Setup of v44:
## miniRV
module miniRV (
    input   wire                clk,
    input   wire                rst,
    input   wire[31:0]      inst_i,
    input   wire[31:0]      mem_rdata_i,
    output  wire[13:0]   inst_addr_o,
    output  wire[15:0]          mem_addr_o,
    output  wire                mem_wen_o,
    output  wire[31:0]      mem_wdata_o,
    output          debug_wb_have_inst,    
    output [31:0]   debug_wb_pc,           
    output          debug_wb_ena,          
    output [4:0]    debug_wb_reg,          
    output [31:0]   debug_wb_value         
);
Size: ~5300 cells after synthesis, ~1400 flip-flops, ~200 I/O pins, ~75000 µm² of cells after synthesis.
make LEC_CHECK=0 CAP_MARGIN=35 CORE_MARGIN=2 CORE_UTILIZATION=57 CTS_CLUSTER_SIZE=24 SETUP_SLACK_MARGIN=1.28 SLEW_MARGIN=5 TNS_END_PERCENT=5 finish   # period 5.03 ns
run.sh (not shown) runs the stock make flow with config.mk's settings and CLKGATE_MAP_FILE=.
[flow] v44 | stages: complete | final checks: fail | reason: negative setup slack
What v15 does differently from v44 at the input level:
Settings: CTS_CLUSTER_SIZE removed (was 24); SLEW_MARGIN changed from 5 to 20; TNS_END_PERCENT removed (was 5); CAP_MARGIN changed from 35 to 20; SETUP_SLACK_MARGIN removed (was 1.28); the clock period (ns, I/O delays scaled along) changed from 5.03 to 7.28.
- In the flow results for v15 and v44, the switching share of total power is smaller on v15.
- Between v44 and v15, the flow reports number of standard cells in the layout, taps in and fillers out decreasing by more than 10%.
- Side by side, fraction of area in clock buffers and inverters turned out higher in v15 than in v44.
- v15 vs v44: combinational power down by more than a quarter
- The worst setup slack after layout of v15 exceeds that of v44 by 2.05 ns.
- Share of the core filled with cells was higher in v44 than in v15.
- Each of v15 and v44 falls short of a clean finish.
- v15: all stages done; final checks FAILED (negative setup slack).
- Compared with v44, v15 shows a lower total of cells resized after clock tree synthesis.
- The total power of v15 was superior to that of v44.
- Number of non-clock buffers in v15 vs v44: down 903
- v15: count of endpoints failing setup in the final report is 63 lower than what v44 reported.
> inputs changed (v15 -> v30)
Settings: CORE_UTILIZATION now 40, was 57; the clock period (ns, I/O delays scaled along) now 8.95, was 7.28.
==> comparison <==
- v30: done, clean on timing, DRC and antenna
- v30 vs v15 — number of endpoints failing setup at the final stage dropped 15.
- In the reports for v15 and v30, the larger post-route fraction of the period consumed by the critical path belongs to v15.
- Max combined global-route utilization of all metal layers across v15 and v30: v15
- v30 and v15 ended up with roughly the same flip-flop and latch area.
- Aggregate negative setup slack: v30 vs v15 up 0.43 ns
- [v30 vs v15] number of gates resized after CTS: lower in v30
- Reported for v15 and v30, synthesized cell count turned out identical to the last digit.
- v30 vs v15 on sum of net half-perimeters after detailed placement: v30 is the higher one.
#### Input delta (v7 over v30)
Settings: putting SETUP_SLACK_MARGIN at 0.51 where nothing was set; putting ABC_AREA at 1 where nothing was set; swapping 40 for 57 in CORE_UTILIZATION; swapping 8.95 for 4.97 in the clock period (ns, I/O delays scaled along).
Results
Final checks on v7, whose flow otherwise completed, came back failing, citing negative setup slack.
| post-CTS setup-driven buffer insertion count | lower: v30 |
Comparing v7 and v30, the lower non-clock buffer count is on v30.
For wire length, dividing the value from v30 by the value from v7 gives 0.825.
Changes observed in v7 relative to v30: logic depth of the worst path, buffers included +about 7%; synthesized cell count +about 80%; footprint of the flip-flops and latches ~0 delta.
What v7 reported for cell area after layout has to be multiplied by 0.870 to get the figure for v30.

---

build 38:
miniRV again, from the RTL that the note above started with.
make LEC_CHECK=0 CAP_MARGIN=20 CORE_MARGIN=2 CORE_UTILIZATION=57 CTS_CLUSTER_SIZE=24 SLEW_MARGIN=20 TNS_END_PERCENT=5 finish   # period 5.03 ns
From the logs: build 38 reached the end of the flow and failed the layout checks with negative setup slack.
Here is what was changed in the inputs of build 36 compared with build 38.
# build 38
export LEC_CHECK = 0
export CAP_MARGIN = 20
export CORE_MARGIN = 2
export CORE_UTILIZATION = 57
export CTS_CLUSTER_SIZE = 24
export SLEW_MARGIN = 20
export TNS_END_PERCENT = 5
create_clock -name core_clock -period 5.03 [get_ports {clk}]
# build 36
export LEC_CHECK = 0
export CAP_MARGIN = 20
export CORE_MARGIN = 2
export CORE_UTILIZATION = 58
export SLEW_MARGIN = 20
create_clock -name core_clock -period 6.19 [get_ports {clk}]
Notes after the runs:
Although it ran to completion, build 38 produced a layout that fails the final checks because of negative setup slack.
[flow] build 36 | stages: complete | final checks: fail | reason: negative setup slack
Build 36 vs build 38, vias per cell went down by about 1.5%.
In the metrics for build 38 and build 36, the one carrying the lower worst-case setup margin in the final layout is build 38.
From build 38 to build 36 the numbers moved as follows: clock tree buffer count of the final layout shows an increase of 3.4%; reported clock group power fell about 20%; switching power as a share of total power -0.78 points; die area decreased by 2300 um2 relative to the old numbers; vias after detailed routing shrank by 3,539.
Build 36 -> build 38: maximum clock path buffer count delta 0, exact match
Of the two candidates, build 38 has the worse post-route total power and build 36 the better one.
Inputs modified between build 36 and build 62:
# build 36
export LEC_CHECK = 0
export CAP_MARGIN = 20
export CORE_MARGIN = 2
export CORE_UTILIZATION = 58
export SLEW_MARGIN = 20
create_clock -name core_clock -period 6.19 [get_ports {clk}]
# build 62
export LEC_CHECK = 0
export CAP_MARGIN = 20
export CORE_MARGIN = 2
export CORE_UTILIZATION = 40
export SLEW_MARGIN = 20
create_clock -name core_clock -period 12.2 [get_ports {clk}]
## What came out
Build 62 ended with every stage complete and zero timing, DRC or antenna violations. Setup slack is higher on build 62. Aggregate routed wire length on build 62 is ahead of build 36. In build 62, the transition time at the pin with the least slew margin came out 0.025 ns below the value in build 36. Final cell area excluding filler cells of build 62 falls short of that of build 36 by a little under 10%. Going from build 36 to build 62, largest net degree at the start of global routing grew slightly. When the final numbers for build 36 and build 62 were put side by side, the initial antenna violation count turned out to be smaller in build 62. Between build 36 and build 62, the flow reports total die size increasing by more than a quarter. Re sequential cell fraction of total power: build 36 was lower than build 62.

---

Setup of JK:
miniRV again, from the RTL that the note above started with.
Design miniRV, start of the top module:
module miniRV (
    input   wire                clk,
    input   wire                rst,
    input   wire[31:0]      inst_i,
    input   wire[31:0]      mem_rdata_i,
    output  wire[13:0]   inst_addr_o,
    output  wire[15:0]          mem_addr_o,
    output  wire                mem_wen_o,
    output  wire[31:0]      mem_wdata_o,
    output          debug_wb_have_inst,    
    output [31:0]   debug_wb_pc,           
    output          debug_wb_ena,          
    output [4:0]    debug_wb_reg,          
    output [31:0]   debug_wb_value         
);
==> flow/config.mk <==
export PLATFORM = sky130hd
export DESIGN_NAME = miniRV
export DESIGN_NICKNAME = miniRV
export VERILOG_FILES = /design/flow/design.v
export SDC_FILE = /design/flow/constraint.sdc
export NUM_CORES = 4
export LEC_CHECK = 0
export CAP_MARGIN = 20
export CORE_MARGIN = 2
export CORE_UTILIZATION = 70
export CTS_CLUSTER_DIAMETER = 372
export CTS_CLUSTER_SIZE = 44
export SETUP_SLACK_MARGIN = 1.76
export SLEW_MARGIN = 20
==> flow/constraint.sdc <==
create_clock -name core_clock -period 5.91 [get_ports {clk}]
set_input_delay 1.1820 -clock core_clock [delete_from_list [all_inputs] [get_ports {clk}]]
set_output_delay 1.1820 -clock core_clock [all_outputs]
set_load 0.01 [all_outputs]
JK did not run to completion, as it errored out during 5_1_grt.
Input changes introduced in MS (baseline for comparison: JK):
- CORE_UTILIZATION: 70 -> 72
- CTS_CLUSTER_DIAMETER: 372 -> unset
- SETUP_SLACK_MARGIN: 1.76 -> 0.21
- the clock period (ns, I/O delays scaled along): 5.91 -> 6.18
### Flow results
MS never completed, since it errored out during 5_1_grt. Looking at JK and MS, the synthesized area is a wash. As far as post-synthesis cell type count goes, JK and MS are indistinguishable; the numbers are identical. Total placed cells including tap cells: MS vs JK down 155. In the reports for JK and MS, the smaller H-tree depth reported by CTS belongs to JK. Of MS and JK, it is MS that has the lower instance area after placement. In MS the placement row count turned out 2 lower than in JK. MS: die size is 3000 um2 lower than what JK reported. From MS to JK, number of hold buffers added after cts did not move at all.
For AL, these inputs were changed with respect to MS:
- swapping 0.21 for 1.72 in SETUP_SLACK_MARGIN
- swapping 44 for 22 in CTS_CLUSTER_SIZE
- putting PLACE_DENSITY at 0.66 where nothing was set
- swapping 6.18 for 6.61 in the clock period (ns, I/O delays scaled along)
[summary]
AL: aborted in 5_1_grt (tool error)
MS did not finish; a tool error ended it in 5_1_grt.
Reported for MS and AL, post-synthesis sequential element count turned out identical to the last digit.
From MS to AL, mean instance size in the synthesized netlist did not move at all.
Diff MS..AL | deepest clock path buffer count | unchanged
[compare] base=MS new=AL: die size ~0 delta, synthesized chip area reported by yosys barely changed, global placer's final weighted congestion moved down, cell area after placement went down.
Input-level comparison between TR and AL:
- CORE_UTILIZATION: 72 -> 40
- PLACE_DENSITY: 0.66 -> unset
- SETUP_SLACK_MARGIN: 1.72 -> unset
- CTS_CLUSTER_SIZE: 22 -> unset
- the clock period (ns, I/O delays scaled along): 6.61 -> 9.5
==> results <==
Xor-xnor portion of the synthesized cell area: TR vs AL identical
Of TR and AL, only AL never reached the final stage.
No final results exist for AL, since it was stopped by error GRT-0116 during 5_1_grt.
AL → TR: detailed-placement wirelength estimate lost 18000 um, post-synthesis cell type count about even, final weighted congestion of routability-driven global placement saw a decrease.
Comparing TR and AL, the lower count of buffers added by post-CTS timing repair for setup was measured on TR.
Floorplan row count, TR vs AL: up by more than a quarter
Relative to TR, the following input files were edited for PW:
- swapping 20 for 25 in CAP_MARGIN
- swapping 2 for 4 in CORE_MARGIN
- putting CELL_PAD_IN_SITES_GLOBAL_PLACEMENT at 3 where nothing was set
- putting GPL_ROUTABILITY_DRIVEN at 0 where nothing was set
- putting HOLD_SLACK_MARGIN at 0.14 where nothing was set
- putting CTS_CLUSTER_DIAMETER at 82 where nothing was set
- swapping 40 for 57 in CORE_UTILIZATION
## What came out
- TR: no failed stages, no open violations at the end
- PW finished all stages; the layout is clean.
- Number of placed instances, taps included for PW: about 10% down relative to TR
- Reported for PW and TR, flop count turned out identical to the last digit.
- Summary of the comparison: detailed-routed wire length on met3 is higher in PW, relative to TR.
- Max number of cells on the critical path across PW and TR: TR
- Going from TR to PW, final design area excluding fillers shrank slightly.
- In PW the buffer-and-inverter tally for the worst setup path turned out 1 lower than in TR.
- Final-layout clock-cell area share: lower on PW

---

job 101:
miniRV again, from the RTL that the note above started with.
## miniRV
module miniRV (
    input   wire                clk,
    input   wire                rst,
    input   wire[31:0]      inst_i,
    input   wire[31:0]      mem_rdata_i,
    output  wire[13:0]   inst_addr_o,
    output  wire[15:0]          mem_addr_o,
    output  wire                mem_wen_o,
    output  wire[31:0]      mem_wdata_o,
    output          debug_wb_have_inst,    
    output [31:0]   debug_wb_pc,           
    output          debug_wb_ena,          
    output [4:0]    debug_wb_reg,          
    output [31:0]   debug_wb_value         
);
clock: 7.59 ns
lec_check: 0
abc_area: 0
cap_margin: 20
core_aspect_ratio: 0.5
core_margin: 2
core_utilization: 72
cts_cluster_diameter: 376
cts_cluster_size: 100
setup_slack_margin: -0.58
slew_margin: 20
Job 101 did not finish: a tool error stopped it during detailed placement.
What job 102 does differently from job 101 at the input level:
Settings: putting PLACE_DENSITY at 0.66 where nothing was set; clearing CORE_ASPECT_RATIO, which used to be 0.5; clearing CTS_CLUSTER_DIAMETER, which used to be 376; clearing CTS_CLUSTER_SIZE, which used to be 100; clearing SETUP_SLACK_MARGIN, which used to be -0.58; clearing ABC_AREA, which used to be 0; swapping 7.59 for 7.78 in the clock period (ns, I/O delays scaled along).
### Flow results
Job 101 did not finish; the tool stopped in detailed placement with error DPL-0033.
Run status, job 102: aborted in clock tree synthesis, error DPL-0033
Job 102 against job 101: number of core rows rose by 35; core outline area went up by 570 sq um.
Initial core utilization is higher on job 101
Between job 101 and job 102, the difference in chip area is negligible.
--- input diff job 102..job 103 ---
Settings: SETUP_SLACK_MARGIN newly set to -0.37; CTS_CLUSTER_DIAMETER newly set to 397; the clock period (ns, I/O delays scaled along) changed from 7.78 to 6.36.
Findings:
Job 103: it failed during global routing, and the tool reported GRT-0116. Reported for job 102 and job 103, distinct cell type count after synthesis turned out identical to the last digit. Comparing job 102 against job 103, there is no change at all in area fraction in full adders, half adders and majority gates. Detailed placement HPWL (lower): job 102. Reported for job 102 and job 103, multiplexer area fraction after synthesis turned out identical to the last digit. When job 103 is measured against job 102, its routability congestion estimate turns out 0.67% higher. Share of synthesized registers carrying an async set or reset came out exactly the same in job 102 and job 103. Reported for job 102 and job 103, synthesized area turned out identical to the last digit.
diff inputs: job 103 => job 104
Settings: putting CTS_CLUSTER_SIZE at 44 where nothing was set; clearing CTS_CLUSTER_DIAMETER, which used to be 397; clearing SETUP_SLACK_MARGIN, which used to be -0.37; swapping 6.36 for 4.79 in the clock period (ns, I/O delays scaled along).
--- outcome ---
Job 103 did not make it past global routing, where a tool error ended it. Job 104 got as far as clock tree synthesis, where a tool error ended the run. Synthesized netlist cell count: job 104 vs job 103 identical. Taking job 103 as the reference, in job 104 placed instance count saw an increase; post-DP HPWL rose by about 10%; routability congestion estimate increased by 2.4% relative to the old numbers; port buffer count has remained practically unchanged; setup slack after placement decreased by 1.64 ns relative to the old numbers. Job 103 -> job 104: die size delta 0, exact match.

---

job 956:
Starting RTL as in the previous note.
clock: 5.28 ns
lec_check: 0
abc_area: 0
cap_margin: 30
core_aspect_ratio: 1.69
core_margin: 2
core_utilization: 23
place_density_lb_addon: 0.17
slew_margin: 25
The final report for job 956 shows a completed flow and a layout that fails verification, specifically negative setup slack.
### job 956 -> job 9643
Settings: SLEW_MARGIN: 25 -> 20; ABC_AREA: 0 -> unset; PLACE_DENSITY_LB_ADDON: 0.17 -> unset; CORE_UTILIZATION: 23 -> 36; CAP_MARGIN: 30 -> 20; CORE_ASPECT_RATIO: 1.69 -> unset; the clock period (ns, I/O delays scaled along): 5.28 -> 8.95.
Results
- Going from job 956 to job 9643, die area shows a reduction of 36%, wire length of the first global-routing pass went down, setup slack after layout rose by 2.55 ns, total wirelength of the detailed-routed design shows a reduction of 90 mm.
- Area: job 9643 vs job 956 -> job 9643 smaller
- Job 9643 finished every step from synthesis to the final layout, and the layout passed the timing, DRC and antenna checks.
- In job 9643 the cell count turned out 2764 lower than in job 956.
- Relative to job 956, cell area reported after detailed placement has decreased by about 14% in job 9643.
- Job 9643 can be clocked slower than job 956.
- As far as area after synthesis is concerned, job 9643 and job 956 perform about the same.
- Power ends up higher on job 956.
#### Input delta (job 9483 over job 9643)
Settings: changing CORE_UTILIZATION from 36 to 65; setting TNS_END_PERCENT to 5 for the first time; setting CTS_CLUSTER_SIZE to 55 for the first time; changing the clock period (ns, I/O delays scaled along) from 8.95 to 6.19.
Results
- The log for job 9483 ends in global routing with error ODB-0269, so the run never completed.
- Compared with job 9643, number of rows in the core area in job 9483 decreased by more than a quarter.
- Going from job 9643 to job 9483, total die size shrank by more than a quarter.
- Comparing job 9483 against job 9643, there is no change at all in number of hold buffers added after cts.
- [compare] base=job 9643 new=job 9483: placed instance area moved up, cell count after placement moved down.
diff inputs: job 9483 => job 1615
Settings: CTS_CLUSTER_SIZE no longer set, was 55; CORE_UTILIZATION now 40, was 65; TNS_END_PERCENT no longer set, was 5; SETUP_SLACK_MARGIN now 1.76, previously not set; the clock period (ns, I/O delays scaled along) now 8.95, was 6.19.
### Flow results
Job 1615 ends up with a clock buffer count from CTS that is 10 higher than in job 9483. In job 1615 relative to job 9483, post-CTS resize count had gone up by more than 100%. Re sequential share of the synthesized area: no difference whatsoever between job 9483 and job 1615. The flow did not stop early for job 1615: all stages ran, and the layout cleared the timing, DRC and antenna checks. Job 1615 against job 9483: post-synthesis chip area from yosys neither gained nor lost much, pre-CTS setup slack +1.71 ns, standard-cell row count up about 27%, die size +62%.
Power is estimated from default activity; no workload was simulated.
